## run 1
// apb_fifo
module apb_fifo (
    input  wire                   clk,         
    input  wire                   rst,         
    input  wire                   psel,        
    input  wire [3:0]            paddr,       
    input  wire [31:0]            pwdata,      
    input  wire                   penable,     
    input  wire                   pwrite,      
    output reg  [31:0]            prdata,      
    output reg                    pready       
);
Settings: LEC_CHECK=0, CAP_MARGIN=20, CELL_PAD_IN_SITES_GLOBAL_PLACEMENT=2, CORE_ASPECT_RATIO=1.39, CORE_MARGIN=6, CORE_UTILIZATION=29, GPL_TIMING_DRIVEN=0, HOLD_SLACK_MARGIN=0.2, SETUP_SLACK_MARGIN=0.95, SLEW_MARGIN=20; clock period 5.0 ns.
run.sh (not shown) runs the stock make flow with config.mk's settings and CLKGATE_MAP_FILE=.
Run 1 ended with every stage complete and zero timing, DRC or antenna violations.
--- input diff run 1..run 2 ---
Settings: removing GPL_TIMING_DRIVEN (formerly 0); removing CORE_ASPECT_RATIO (formerly 1.39); changing SETUP_SLACK_MARGIN from 0.95 to 0.46; changing CORE_UTILIZATION from 29 to 40; changing CORE_MARGIN from 6 to 2; removing CELL_PAD_IN_SITES_GLOBAL_PLACEMENT (formerly 2); removing HOLD_SLACK_MARGIN (formerly 0.2); changing the clock period (ns, I/O delays scaled along) from 5.0 to 3.4.
Results
- Measured against each other, run 1 and run 2 differ in row count, the higher figure coming from run 1.
- Summed standard-cell area reported by yosys came out exactly the same in run 1 and run 2.
- Floorplan die width for run 2 is lower than for run 1.
- Net total in the final layout went down by a few percent going from run 1 to run 2.
- Run 2 vs run 1: sum of internal, switching and leakage power up in run 2
- Compared to run 1, run 2 has sequential power about 50% higher.
- Run 2 gives less data required time of the critical path than run 1 did.
- From run 1 to run 2 the numbers moved as follows: sequential cell count has remained practically unchanged; slew at the pin with the worst max-slew slack has decreased.
Input-level comparison between run 3 and run 2:
Settings: an added ABC_AREA of 1; a change of CORE_UTILIZATION from 40 to 72; an added CTS_CLUSTER_DIAMETER of 333; an added PLACE_DENSITY of 0.37; a deleted SETUP_SLACK_MARGIN that had been 0.46; an added CORE_ASPECT_RATIO of 0.5; a change of the clock period (ns, I/O delays scaled along) from 3.4 to 1.95.
Notes after the runs:
In run 3, the global-route track usage on met3 came out 11 points above the value in run 2.
Row Yosys chip area: run 3 lower / run 2 higher
Met1 global-route usage: run 2 and run 3 compared, lower one is run 2
In run 3 relative to run 2, final area had gone down by a few percent.
The pin slew with the least headroom to its limit of run 3 is lower than that of run 2.
The register clock-pin slew on the reported worst setup and hold paths was comparable across run 2 and run 3.
Compared with run 2, run 3 shows total wire length higher by 2300 um.
Diff run 3..run 2 | setup-violating endpoint count in the final report | unchanged
Power per unit of standard cell area ends up higher on run 3.
Measured against each other, run 2 and run 3 differ in final cell utilization of the core, the higher figure coming from run 3.
diff inputs: run 3 => run 4
Settings: ABC_AREA no longer set, was 1; CORE_ASPECT_RATIO no longer set, was 0.5; PLACE_DENSITY no longer set, was 0.37; CTS_CLUSTER_DIAMETER now 341, was 333; SETUP_SLACK_MARGIN now 0.55, previously not set; PLACE_DENSITY_LB_ADDON now 0.14, previously not set; CTS_CLUSTER_SIZE now 15, previously not set; the clock period (ns, I/O delays scaled along) now 1.89, was 1.95.
Results
Run 4: all stages done; final checks FAILED (negative setup slack). [compare] base=run 3 new=run 4: power dissipated in combinational cells +59%; wire length on met1 climbed about 9%; non-clock buffer count rose 113.
[inputs] run 5 vs run 4
Settings: PLACE_DENSITY_LB_ADDON removed (was 0.14); CTS_CLUSTER_DIAMETER removed (was 341); ABC_AREA newly set to 1; CAP_MARGIN changed from 20 to 40; SETUP_SLACK_MARGIN changed from 0.55 to -0.09; CTS_CLUSTER_SIZE changed from 15 to 17; the clock period (ns, I/O delays scaled along) changed from 1.89 to 1.92.
Although it ran to completion, run 5 produced a layout that fails the final checks because of negative setup slack. Run 5 vs. run 4: area of the mapped netlist went down by about 2.4%. Critical path arrival: run 5 lower than run 4. Heaviest power group: combinational logic -> run 4, sequential cells -> run 5. Re post-synthesis cell count from yosys: run 5 is 1197 up on run 4. Run 5 and run 4 ended up with roughly the same post-synthesis share of cell area spent on full adders, half adders and majority gates. Summary of run 5 over run 4: gate count after technology mapping now sits higher, fraction of area in registers increased by 4.7 points relative to the old numbers. Lower sequential power among run 5 and run 4: run 5.
The following lists how run 6 was set up differently from run 5:
Settings: CTS_CLUSTER_SIZE removed (was 17); SETUP_SLACK_MARGIN changed from -0.09 to 1.29; CORE_UTILIZATION changed from 72 to 40; CAP_MARGIN changed from 40 to 20; the clock period (ns, I/O delays scaled along) changed from 1.92 to 5.0.
==> results <==
- Out of run 5 and run 6, the only run to close with the timing, DRC and antenna checks passing was run 6.
- Between run 5 and run 6, the cell count went up.
- Post-synthesis adder-cell area fraction: run 6 vs run 5 identical
- Run 6 ended up with mem[3][8] as its end point of the critical path; run 5 ended up with prdata[8].
- Of run 6 and run 5, it is run 6 that has the higher largest stage delay on the critical path.
- On clock skew: between run 5 and run 6, it ends up lower for run 6.
- Run 6 against run 5: cell area now smaller, number of nets at the end of the flow now smaller, average via count per standard cell now smaller, die size now larger.
- Row final worst setup slack: run 6 higher / run 5 lower

========
The RTL this note starts from:
==> flow/design.v <==
module apb_fifo (
    input  wire                   clk,         
    input  wire                   rst,         
    input  wire                   psel,        
    input  wire [3:0]            paddr,       
    input  wire [31:0]            pwdata,      
    input  wire                   penable,     
    input  wire                   pwrite,      
    output reg  [31:0]            prdata,      
    output reg                    pready       
);
parameter DEPTH = 16;   
parameter idle = 0, check_op = 1, write_data = 2, read_data =3,send_ready = 4;
reg [2:0] state;
reg [3:0] addr ;
 reg [31:0] wdata,rdata;
  reg [31:0] mem [0:15];
reg [3:0] wr_ptr;    
reg [3:0] rd_ptr;    
reg [4:0] count;     
reg [1:0] cwait;
always @(posedge clk or negedge rst) begin
    if (rst == 0) begin
        for(int i = 0; i<16;i++)
        begin
        mem[i] <= 0;
        end
        wr_ptr <= 0;
        rd_ptr <= 0;
        count <= 0;
        pready <= 0;
        state   <= idle;
        pready <= 0;
        prdata <= 0;
        addr   <= 0;
        wdata  <= 0;
        rdata  <= 0;
        cwait  <= 0;
    end else begin
        case(state)
        idle:
        begin
            wr_ptr <= 0;
            rd_ptr <= 0;
            count <= 0;
            pready <= 0;
            prdata <= 0;
            addr   <= 0;
            wdata  <= 0;
            rdata  <= 0;
            cwait  <= 0;
            state <= check_op;
        end
        check_op:
        begin
         if (penable && psel && pwrite && count != 15)
         begin 
            state   <= write_data;
            addr    <= paddr;
            wdata   <= pwdata;
         end
         else if (penable && psel && !pwrite && count != 0)
         begin
            state  <= read_data;
            addr   <= paddr;
         end
         else 
            state  <= check_op;
        end
        write_data:
        begin
            mem[addr] <= wdata;
            if(cwait < 2)
            begin
              state <= write_data;
              cwait <= cwait + 1;
            end
            else
            begin
               cwait <= 0;
               pready <= 1'b1;
               state <= send_ready;
               wr_ptr <= wr_ptr + 1;
               count  <= count  + 1;
            end
        end
        read_data : begin
            rdata <= mem[addr];
            if(cwait < 2)
            begin
              state <= read_data;
              cwait <= cwait + 1;
            end
            else
            begin
               cwait <= 0;
               state <= send_ready;
               pready <= 1'b1;
               prdata <= rdata;
               rd_ptr <= rd_ptr + 1;
               count  <= count  - 1;
            end
        end
        send_ready: begin
           state  <= check_op;
           pready <= 1'b0;    
         end
     endcase
     end
   end  
endmodule
make LEC_CHECK=0 CAP_MARGIN=20 CORE_ASPECT_RATIO=0.94 CORE_MARGIN=2 CORE_UTILIZATION=72 CTS_CLUSTER_SIZE=15 PLACE_DENSITY_LB_ADDON=0.03 SETUP_SLACK_MARGIN=0.55 SLEW_MARGIN=20 finish   # period 1.89 ns
The baseline never finished: it broke off in 5_1_grt.
Then changed:
- ABC_AREA: unset -> 0
- CAP_MARGIN: 20 -> 25
- CORE_ASPECT_RATIO: 0.94 -> 1.11
- CTS_CLUSTER_SIZE: 15 -> 35
- GPL_TIMING_DRIVEN: unset -> 1
- PLACE_DENSITY: unset -> 0.36
- PLACE_DENSITY_LB_ADDON: 0.03 -> unset
- SETUP_SLACK_MARGIN: 0.55 -> unset
- SLEW_MARGIN: 20 -> 35
After rerunning: Now the flow finished with negative setup slack left. Synthesized area does not change. Synthesized cell count stays the same. Die area is about the same.
Then changed:
- ABC_AREA: 0 -> 1
- CTS_CLUSTER_DIAMETER: unset -> 346
- CTS_CLUSTER_SIZE: 35 -> 14
- PLACE_DENSITY: 0.36 -> unset
- PLACE_DENSITY_LB_ADDON: unset -> 0.06
- SETUP_SLACK_MARGIN: unset -> -0.04
- clock period: 1.89 -> 1.75 ns (I/O delays scaled with it)
The new run ran to the end with violations: negative setup slack.
Power came out higher by 2.7%.
Count of clock-buffer cells in the layout falls by 32.
Clock skew is about the same.
Setup slack loses 0.57 ns.
Sequential power barely changes.
Then changed:
- ABC_AREA: 1 -> unset
- CAP_MARGIN: 25 -> 20
- CORE_ASPECT_RATIO: 1.11 -> unset
- CORE_UTILIZATION: 72 -> 40
- CTS_CLUSTER_DIAMETER: 346 -> unset
- CTS_CLUSTER_SIZE: 14 -> unset
- GPL_TIMING_DRIVEN: 1 -> unset
- PLACE_DENSITY_LB_ADDON: 0.06 -> unset
- SETUP_SLACK_MARGIN: -0.04 -> unset
- SLEW_MARGIN: 35 -> 20
- clock period: 1.75 -> 3.4 ns (I/O delays scaled with it)
The changed run ran to the end with no violations; hold slack loses 0.17 ns; worst setup slack gains 1.3 ns; non-clock buffer count is lower by 161; total power is lower by 48%; via count is lower by 34%; cell area is lower by 3.0%; first-iteration DRC count is lower by 74%; routed wire length is lower by 24%.
Then changed:
- CORE_UTILIZATION: 40 -> 58
- clock period: 3.4 -> 2.57 ns (I/O delays scaled with it)
Outcome: The changed run completed without violations. Core utilization rises by 20 points. Via count rises slightly. Hold slack is better by 0.38 ns. Final area falls slightly. Clock skew falls by 0.017 ns. Non-clock buffer count rises by 41. Cell count falls by a little under a tenth. Wire length falls by a few percent.
Then changed:
- CAP_MARGIN: 20 -> 40
- CORE_UTILIZATION: 58 -> 72
- CTS_CLUSTER_SIZE: unset -> 15
- SETUP_SLACK_MARGIN: unset -> -0.19
- clock period: 2.57 -> 1.89 ns (I/O delays scaled with it)
Now the flow reached the layout checks and failed them: negative setup slack.
Count of clock-buffer cells in the layout shrinks by 16.
Power grows by 37%.
Via count grows by 4.9%.
Wire length shrinks by 0.99%.
Cell area grows by 1.5%.
Core utilization grows by 17 points.
Cell count shrinks by 2.2%.
Setup slack got worse by 0.40 ns.
Non-clock buffer count grows by 48.
Clock skew grows by 0.0065 ns.
Die area shrinks by 19%.
No activity file was given, so power comes from the tool's default toggle rates.
